== sierra ==
// ascon
module ascon
(
    input  logic         clock,            
    input  logic         reset_n,          
    input  logic         i_sys_enable,     
    input  logic         i_start,          
    input  logic         i_data_valid,     
    input  logic [ 63:0] i_data,           
    input  logic [127:0] i_key,            
    input  logic [127:0] i_nonce,          
    output logic [ 63:0] o_cipher,         
    output logic [127:0] o_tag,            
    output logic         o_valid_cipher,   
    output logic         o_done,           
    output logic         o_ready           
);
    logic
        s_mux_select,                       
        s_enable_xor_data_begin,            
        s_enable_xor_key_begin,             
        s_enable_xor_key_end,               
        s_enable_xor_lsb_end,               
        s_enable_state_reg,                 
        s_enable_cipher_reg,                
        s_enable_tag_reg,                   
        s_enable_round_counter,             
        s_reset_round_counter_to_6,         
        s_reset_round_counter_to_0,         
        s_enable_block_counter,             
        s_reset_block_counter,              
        s_valid_cipher,                     
        reg_valid_cipher,                   
        s_done,                             
        reg_done;                           
    logic         [319:0]       o_state;            
    logic         [3:0] reg_round_counter;  
    logic         [1:0] reg_block_counter;  
    ascon_fsm ascon_fsm_inst (
        .clock                     (clock),
        .reset_n                   (reset_n),
        .i_sys_enable              (i_sys_enable),
        .i_start                   (i_start),
        .i_data_valid              (i_data_valid),
        .i_round_count             (reg_round_counter),
        .i_block_count             (reg_block_counter),
        .o_valid_cipher            (s_valid_cipher),
        .o_done                    (s_done),
        .o_mux_select              (s_mux_select),
        .o_enable_xor_data_begin   (s_enable_xor_data_begin),
        .o_enable_xor_key_begin    (s_enable_xor_key_begin),
        .o_enable_xor_key_end      (s_enable_xor_key_end),
  ...
Size: roughly 5700 cells after synthesis, ~520 I/O pins.
make LEC_CHECK=0 CAP_MARGIN=20 CORE_MARGIN=2 CORE_UTILIZATION=72 CTS_CLUSTER_DIAMETER=359 CTS_CLUSTER_SIZE=13 PLACE_DENSITY_LB_ADDON=0.27 SETUP_SLACK_MARGIN=1.2 SLEW_MARGIN=20 TNS_END_PERCENT=5 finish   # period 4.08 ns
run.sh (not shown) runs the stock make flow with config.mk's settings and CLKGATE_MAP_FILE=.
sierra is listed as incomplete: the tool reported an error in global routing and the run ended there.
Modified inputs, quartz compared to sierra
--- a/flow/config.mk
+++ b/flow/config.mk
@@ -10,5 +10,2 @@
-export CORE_UTILIZATION = 72
-export CTS_CLUSTER_DIAMETER = 359
-export CTS_CLUSTER_SIZE = 13
-export PLACE_DENSITY_LB_ADDON = 0.27
-export SETUP_SLACK_MARGIN = 1.2
+export CORE_UTILIZATION = 71
+export PLACE_DENSITY = 0.64
@@ -16 +12,0 @@
-export TNS_END_PERCENT = 5
==> flow/constraint.sdc <==
create_clock -name core_clock -period 3.97 [get_ports {clock}]
set_input_delay 0.7940 -clock core_clock [delete_from_list [all_inputs] [get_ports {clock}]]
set_output_delay 0.7940 -clock core_clock [all_outputs]
set_load 0.01 [all_outputs]
## What came out
Changes observed in quartz relative to sierra: die outline height has increased, die area shows an increase of about 1.4%, clock buffer count from CTS went up.
quartz ends up with a floorplan utilization that is 0.49 points lower than in sierra.
Area of the mapped netlist came out exactly the same in quartz and sierra.
Placement-stage cell area of sierra is on par with quartz.
In quartz the implementation completed, yet the final layout does not meet the checks, the culprit being negative setup slack.
Comparing sierra with quartz, the instance count after placement with tap cells included came out essentially unchanged.
Looking at half-perimeter wire length after placement, quartz sits 0.78% below sierra.
Looking at area of the core, quartz sits 500 um2 higher than sierra does.


red:
Starting RTL as in the previous note.
export LEC_CHECK = 0
export ABC_AREA = 1
export CAP_MARGIN = 0
export CORE_MARGIN = 2
export CORE_UTILIZATION = 72
export CTS_CLUSTER_DIAMETER = 372
export CTS_CLUSTER_SIZE = 98
export SETUP_SLACK_MARGIN = 2.15
export SLEW_MARGIN = 20
export TNS_END_PERCENT = 5
create_clock -name core_clock -period 7.21 [get_ports {clock}]
Flow for red halted at 5_1_grt, error code GRT-0116.
[inputs] blue vs red
# red
export LEC_CHECK = 0
export ABC_AREA = 1
export CAP_MARGIN = 0
export CORE_MARGIN = 2
export CORE_UTILIZATION = 72
export CTS_CLUSTER_DIAMETER = 372
export CTS_CLUSTER_SIZE = 98
export SETUP_SLACK_MARGIN = 2.15
export SLEW_MARGIN = 20
export TNS_END_PERCENT = 5
create_clock -name core_clock -period 7.21 [get_ports {clock}]
# blue
export LEC_CHECK = 0
export CAP_MARGIN = 20
export CORE_MARGIN = 2
export CORE_UTILIZATION = 40
export SLEW_MARGIN = 20
create_clock -name core_clock -period 5.85 [get_ports {clock}]
### Flow results
On blue: synthesized cell area is 2.5% higher than what red gave.
Number of standard cells reported by yosys (red / blue): 1.6
Going from red to blue, count of instances resized after the clock tree is built neither gained nor lost much; adder and majority cell fraction of the synthesized area shows an increase of 1.9 points; cell count after placement fell 2307.
Relative to red, the width of the die of blue is higher by 35%.
The higher distinct cell type count of the synthesized netlist of blue and red is in blue.
blue finished every stage and its layout cleared the timing, design-rule and antenna checks.
red has a lower total core area than blue.
Against red, blue comes in 0.0013 sq mm higher on chip area in the Yosys report.
Average size of a mapped cell for blue: 60% up relative to red
The die used by blue is larger than the one used by red.
Of the two values seen for prevailing logic family in the synthesized netlist, simple AND/OR/NAND/NOR gates was produced by red and XOR/XNOR gates by blue.


Setup of build 73:
Starting RTL as in the previous note.
==> flow/config.mk <==
export PLATFORM = sky130hd
export DESIGN_NAME = ascon
export DESIGN_NICKNAME = ascon
export VERILOG_FILES = /design/flow/design.v
export SDC_FILE = /design/flow/constraint.sdc
export NUM_CORES = 4
export LEC_CHECK = 0
export CAP_MARGIN = 15
export CELL_PAD_IN_SITES_DETAIL_PLACEMENT = 0
export CORE_MARGIN = 2
export CORE_UTILIZATION = 40
export GPL_ROUTABILITY_DRIVEN = 0
export MIN_ROUTING_LAYER = met2
export SLEW_MARGIN = 15
export TNS_END_PERCENT = 55
==> flow/constraint.sdc <==
create_clock -name core_clock -period 10.4 [get_ports {clock}]
set_input_delay 2.0800 -clock core_clock [delete_from_list [all_inputs] [get_ports {clock}]]
set_output_delay 2.0800 -clock core_clock [all_outputs]
set_load 0.01 [all_outputs]
No final results exist for build 73, since it was stopped by error GRT-0116 during global routing (5_1_grt).
Changes in build 62 relative to build 73:
Settings: MIN_ROUTING_LAYER: met2 -> unset; SLEW_MARGIN: 15 -> 20; GPL_ROUTABILITY_DRIVEN: 0 -> unset; CELL_PAD_IN_SITES_DETAIL_PLACEMENT: 0 -> unset; CAP_MARGIN: 15 -> 20; TNS_END_PERCENT: 55 -> unset; the clock period (ns, I/O delays scaled along): 10.4 -> 5.45.
==> results <==
- Build 62 was carried through to the last stage, and its layout satisfied the timing, design-rule and antenna checks.
- Build 62 -> build 73: count of cell types in the netlist delta 0, exact match
- Build 73 -> build 62: number of buffers created by CTS increased slightly
- As far as complex-gate fraction of the synthesized area goes, build 62 and build 73 are indistinguishable; the numbers are identical.
- Reported for build 73 and build 62, post-synthesis instance area turned out identical to the last digit.
- The higher instance area after placement of build 73 and build 62 is in build 62.
- Synthesized flop and latch total: build 62 vs build 73 — no meaningful difference
- Build 62 -> build 73: die extent in x flat
- Compared with build 73, build 62 shows count of placed standard cells including taps higher by about 2.8%.
- Post-CTS setup repair buffer count of build 62 is on par with build 73.
Here is what was changed in the inputs of build 47 compared with build 62.
Settings: CTS_CLUSTER_DIAMETER now 359, previously not set; CORE_UTILIZATION now 70, was 40; CTS_CLUSTER_SIZE now 13, previously not set; SETUP_SLACK_MARGIN now 0.4, previously not set; the clock period (ns, I/O delays scaled along) now 4.2, was 5.45.
## What came out
Ratio of final minimum period to clock period: build 47 and build 62 compared, lower one is build 62
Build 47 vs build 62: fmax up by more than 10%
When build 47 is measured against build 62, its via count turns out 4008 higher.


Starting RTL as in the previous note.
==> flow/config.mk <==
export PLATFORM = sky130hd
export DESIGN_NAME = ascon
export DESIGN_NICKNAME = ascon
export VERILOG_FILES = /design/flow/design.v
export SDC_FILE = /design/flow/constraint.sdc
export NUM_CORES = 4
export LEC_CHECK = 0
export ABC_AREA = 0
export CAP_MARGIN = 35
export CELL_PAD_IN_SITES_GLOBAL_PLACEMENT = 1
export CORE_MARGIN = 7
export CORE_UTILIZATION = 47
export CTS_CLUSTER_SIZE = 83
export GPL_TIMING_DRIVEN = 0
export MAX_ROUTING_LAYER = met4
export MIN_ROUTING_LAYER = met2
export PLACE_DENSITY_LB_ADDON = 0.1
export SETUP_SLACK_MARGIN = 2.89
export SLEW_MARGIN = 20
==> flow/constraint.sdc <==
create_clock -name core_clock -period 10.0 [get_ports {clock}]
set_input_delay 2.0000 -clock core_clock [delete_from_list [all_inputs] [get_ports {clock}]]
set_output_delay 2.0000 -clock core_clock [all_outputs]
set_load 0.01 [all_outputs]
The first run stopped in 5_1_grt, error GRT-0116.
==> next run, changes <==
ABC_AREA = default   (was 0)
CAP_MARGIN = 20   (was 35)
CELL_PAD_IN_SITES_GLOBAL_PLACEMENT = default   (was 1)
CORE_MARGIN = 2   (was 7)
CORE_UTILIZATION = 72   (was 47)
CTS_CLUSTER_SIZE = default   (was 83)
GPL_TIMING_DRIVEN = default   (was 0)
MIN_ROUTING_LAYER = default   (was met2)
PLACE_DENSITY_LB_ADDON = default   (was 0.1)
SETUP_SLACK_MARGIN = -0.25   (was 2.89)
clock period = 3.25 ns   (was 10.0 ns; I/O delays follow)
The new run failed in 5_1_grt with GRT-0232.
Synthesized area does not change.
Die size fell by about 40%.
Synthesized cell count is unchanged.
==> next run, changes <==
CORE_UTILIZATION = 65   (was 72)
MAX_ROUTING_LAYER = default   (was met4)
SETUP_SLACK_MARGIN = default   (was -0.25)
clock period = 9.82 ns   (was 3.25 ns; I/O delays follow)
Result: This time the run ran to the end with no violations; die size is higher by roughly a tenth; synthesized area stays the same; synthesized cell count stays the same.


Starting RTL as in the previous note.
Settings: LEC_CHECK=0, CAP_MARGIN=20, CELL_PAD_IN_SITES_DETAIL_PLACEMENT=0, CELL_PAD_IN_SITES_GLOBAL_PLACEMENT=0, CORE_ASPECT_RATIO=0.8, CORE_MARGIN=2, CORE_UTILIZATION=72, CTS_CLUSTER_DIAMETER=344, CTS_CLUSTER_SIZE=20, GPL_TIMING_DRIVEN=1, HOLD_SLACK_MARGIN=0.2, MAX_ROUTING_LAYER=met4, PLACE_DENSITY_LB_ADDON=0.01, SETUP_SLACK_MARGIN=1.39, SLEW_MARGIN=20, TNS_END_PERCENT=5; clock period 4.81 ns.
Change:
- CELL_PAD_IN_SITES_DETAIL_PLACEMENT: 0 -> default
- CELL_PAD_IN_SITES_GLOBAL_PLACEMENT: 0 -> default
- CORE_ASPECT_RATIO: 0.8 -> default
- CORE_UTILIZATION: 72 -> 71
- CTS_CLUSTER_DIAMETER: 344 -> default
- CTS_CLUSTER_SIZE: 20 -> default
- GPL_TIMING_DRIVEN: 1 -> default
- HOLD_SLACK_MARGIN: 0.2 -> default
- PLACE_DENSITY_LB_ADDON: 0.01 -> default
- SETUP_SLACK_MARGIN: 1.39 -> default
- TNS_END_PERCENT: 5 -> default
- clock period: 4.81 -> 3.8 ns (I/O delays scaled with it)
Effect: This time the run ran to the end with violations: setup timing; wire length came out lower by 0.95%; final cell count came out higher by 2.5%; count of clock-buffer cells in the layout rose by 53; non-clock buffer count rises by 88; design area went up by 1.7%; via count decreases by 0.48%.


ascon again, from the RTL that the note above started with.
Settings: LEC_CHECK=0, CAP_MARGIN=20, CELL_PAD_IN_SITES_GLOBAL_PLACEMENT=0, CORE_MARGIN=9, CORE_UTILIZATION=26, CTS_CLUSTER_SIZE=53, SLEW_MARGIN=20; clock period 4.89 ns.
==> next run, changes <==
--- a/flow/config.mk
+++ b/flow/config.mk
@@ -9,4 +9,2 @@
-export CELL_PAD_IN_SITES_GLOBAL_PLACEMENT = 0
-export CORE_MARGIN = 9
-export CORE_UTILIZATION = 26
-export CTS_CLUSTER_SIZE = 53
+export CORE_MARGIN = 2
+export CORE_UTILIZATION = 23
==> flow/constraint.sdc (replaced) <==
create_clock -name core_clock -period 14.5 [get_ports {clock}]
set_input_delay 2.9000 -clock core_clock [delete_from_list [all_inputs] [get_ports {clock}]]
set_output_delay 2.9000 -clock core_clock [all_outputs]
set_load 0.01 [all_outputs]
Outcome: The changed run finished clean; fmax goes down by 32%; die size went up by 6.3%.
==> next run, changes <==
--- a/flow/config.mk
+++ b/flow/config.mk
@@ -10 +10,4 @@
-export CORE_UTILIZATION = 23
+export CORE_UTILIZATION = 71
+export HOLD_SLACK_MARGIN = -0.09
+export MAX_ROUTING_LAYER = met4
+export SETUP_SLACK_MARGIN = 0.97
==> flow/constraint.sdc (replaced) <==
create_clock -name core_clock -period 3.26 [get_ports {clock}]
set_input_delay 0.6520 -clock core_clock [delete_from_list [all_inputs] [get_ports {clock}]]
set_output_delay 0.6520 -clock core_clock [all_outputs]
set_load 0.01 [all_outputs]
Result: Now the flow never finished: it broke off in global routing (GRT-0116). Die area went down by well over a third. Area after synthesis is unchanged. Synthesized cell count stays the same.
==> next run, changes <==
--- a/flow/config.mk
+++ b/flow/config.mk
@@ -7,0 +8 @@
+export ABC_AREA = 1
@@ -10,4 +11,3 @@
-export CORE_UTILIZATION = 71
-export HOLD_SLACK_MARGIN = -0.09
-export MAX_ROUTING_LAYER = met4
-export SETUP_SLACK_MARGIN = 0.97
+export CORE_UTILIZATION = 72
+export CTS_CLUSTER_DIAMETER = 372
+export CTS_CLUSTER_SIZE = 98
==> flow/constraint.sdc (replaced) <==
create_clock -name core_clock -period 7.21 [get_ports {clock}]
set_input_delay 1.4420 -clock core_clock [delete_from_list [all_inputs] [get_ports {clock}]]
set_output_delay 1.4420 -clock core_clock [all_outputs]
set_load 0.01 [all_outputs]
Effect: The new run died in global routing; area after synthesis fell by 2.4%; die size fell by 3.7%; synthesized cell count rose by 56%.


## nickel
Starting RTL as in the previous note.
export LEC_CHECK = 0
export CAP_MARGIN = 20
export CELL_PAD_IN_SITES_DETAIL_PLACEMENT = 0
export CELL_PAD_IN_SITES_GLOBAL_PLACEMENT = 0
export CORE_MARGIN = 2
export CORE_UTILIZATION = 65
export CTS_CLUSTER_DIAMETER = 344
export CTS_CLUSTER_SIZE = 11
export GPL_TIMING_DRIVEN = 1
export HOLD_SLACK_MARGIN = 0.2
export MAX_ROUTING_LAYER = met5
export PLACE_DENSITY_LB_ADDON = 0.01
export SETUP_SLACK_MARGIN = 1.72
export SLEW_MARGIN = 20
export TNS_END_PERCENT = 5
create_clock -name core_clock -period 5.85 [get_ports {clock}]
nickel reached the final stage; the timing, design-rule and antenna checks on its layout passed.
--- input diff nickel..zinc ---
# nickel
export LEC_CHECK = 0
export CAP_MARGIN = 20
export CELL_PAD_IN_SITES_DETAIL_PLACEMENT = 0
export CELL_PAD_IN_SITES_GLOBAL_PLACEMENT = 0
export CORE_MARGIN = 2
export CORE_UTILIZATION = 65
export CTS_CLUSTER_DIAMETER = 344
export CTS_CLUSTER_SIZE = 11
export GPL_TIMING_DRIVEN = 1
export HOLD_SLACK_MARGIN = 0.2
export MAX_ROUTING_LAYER = met5
export PLACE_DENSITY_LB_ADDON = 0.01
export SETUP_SLACK_MARGIN = 1.72
export SLEW_MARGIN = 20
export TNS_END_PERCENT = 5
create_clock -name core_clock -period 5.85 [get_ports {clock}]
# zinc
export LEC_CHECK = 0
export CAP_MARGIN = 20
export CELL_PAD_IN_SITES_DETAIL_PLACEMENT = 0
export CELL_PAD_IN_SITES_GLOBAL_PLACEMENT = 0
export CORE_MARGIN = 2
export CORE_UTILIZATION = 72
export CTS_CLUSTER_DIAMETER = 344
export CTS_CLUSTER_SIZE = 75
export GPL_TIMING_DRIVEN = 1
export HOLD_SLACK_MARGIN = 0.2
export MAX_ROUTING_LAYER = met4
export PLACE_DENSITY_LB_ADDON = 0.01
export SETUP_SLACK_MARGIN = 0.99
export SLEW_MARGIN = 20
export TNS_END_PERCENT = 5
create_clock -name core_clock -period 3.4 [get_ports {clock}]
==> comparison <==
The flow ended early for zinc: it failed with a tool error in global routing (5_1_grt).
Post-cts sizing count up 233 in zinc wrt nickel
Reported for nickel and zinc, number of instances in the synthesized netlist turned out identical to the last digit.
zinc reports a lower H-tree depth than nickel does.
Against nickel, die area in zinc fell by a little under 10%.
The post-CTS setup buffer count in zinc was higher than what nickel gave.
In the reports for nickel and zinc, the larger instance count after placement with tap cells included belongs to zinc.
[inputs] amber vs zinc
# zinc
export LEC_CHECK = 0
export CAP_MARGIN = 20
export CELL_PAD_IN_SITES_DETAIL_PLACEMENT = 0
export CELL_PAD_IN_SITES_GLOBAL_PLACEMENT = 0
export CORE_MARGIN = 2
export CORE_UTILIZATION = 72
export CTS_CLUSTER_DIAMETER = 344
export CTS_CLUSTER_SIZE = 75
export GPL_TIMING_DRIVEN = 1
export HOLD_SLACK_MARGIN = 0.2
export MAX_ROUTING_LAYER = met4
export PLACE_DENSITY_LB_ADDON = 0.01
export SETUP_SLACK_MARGIN = 0.99
export SLEW_MARGIN = 20
export TNS_END_PERCENT = 5
create_clock -name core_clock -period 3.4 [get_ports {clock}]
# amber
export LEC_CHECK = 0
export CAP_MARGIN = 20
export CELL_PAD_IN_SITES_DETAIL_PLACEMENT = 0
export CELL_PAD_IN_SITES_GLOBAL_PLACEMENT = 0
export CORE_ASPECT_RATIO = 0.8
export CORE_MARGIN = 2
export CORE_UTILIZATION = 72
export CTS_CLUSTER_DIAMETER = 344
export CTS_CLUSTER_SIZE = 20
export GPL_TIMING_DRIVEN = 1
export HOLD_SLACK_MARGIN = 0.2
export MAX_ROUTING_LAYER = met5
export PLACE_DENSITY_LB_ADDON = 0.01
export SETUP_SLACK_MARGIN = 1.72
export SLEW_MARGIN = 20
export TNS_END_PERCENT = 5
create_clock -name core_clock -period 5.85 [get_ports {clock}]
--- outcome ---
The sole clean run among amber and zinc is amber.
zinc never completed; the flow aborted with a tool error in global routing (5_1_grt).
In amber relative to zinc, die span in x had gone up by more than 10%.
amber vs zinc on worst-case setup slack after placement: amber is the higher one.
amber reports a lower buffer count from post-CTS setup fixing than zinc does.
Compared with zinc, in amber die area flat, total CTS buffers higher.
amber: number of gates resized after CTS is 237 lower than what zinc reported.
Status: flip-flop and latch count after synthesis parity (amber, zinc)
#### Input delta (fjord over amber)
# amber
export LEC_CHECK = 0
export CAP_MARGIN = 20
export CELL_PAD_IN_SITES_DETAIL_PLACEMENT = 0
export CELL_PAD_IN_SITES_GLOBAL_PLACEMENT = 0
export CORE_ASPECT_RATIO = 0.8
export CORE_MARGIN = 2
export CORE_UTILIZATION = 72
export CTS_CLUSTER_DIAMETER = 344
export CTS_CLUSTER_SIZE = 20
export GPL_TIMING_DRIVEN = 1
export HOLD_SLACK_MARGIN = 0.2
export MAX_ROUTING_LAYER = met5
export PLACE_DENSITY_LB_ADDON = 0.01
export SETUP_SLACK_MARGIN = 1.72
export SLEW_MARGIN = 20
export TNS_END_PERCENT = 5
create_clock -name core_clock -period 5.85 [get_ports {clock}]
# fjord
export LEC_CHECK = 0
export ABC_AREA = 1
export CAP_MARGIN = 20
export CELL_PAD_IN_SITES_DETAIL_PLACEMENT = 0
export CELL_PAD_IN_SITES_GLOBAL_PLACEMENT = 1
export CORE_MARGIN = 2
export CORE_UTILIZATION = 55
export CTS_CLUSTER_DIAMETER = 344
export CTS_CLUSTER_SIZE = 75
export GPL_TIMING_DRIVEN = 1
export HOLD_SLACK_MARGIN = 0.2
export MAX_ROUTING_LAYER = met5
export PLACE_DENSITY_LB_ADDON = 0.01
export SETUP_SLACK_MARGIN = 1.72
export SLEW_MARGIN = 20
export TNS_END_PERCENT = 5
create_clock -name core_clock -period 5.34 [get_ports {clock}]
- Seen in the log of fjord: FLW-0024 during global placement (3_3_place_gp), after which the run never completed.
- Area of the placeable core (lower): amber
- Compared with amber, in fjord die height higher; yosys stat chip area saw a decrease; area fraction in xor and xnor cells now sits lower.
- fjord against amber: combined area of all synthesized cells lower; die area higher; count of mapped cells out of synthesis higher.
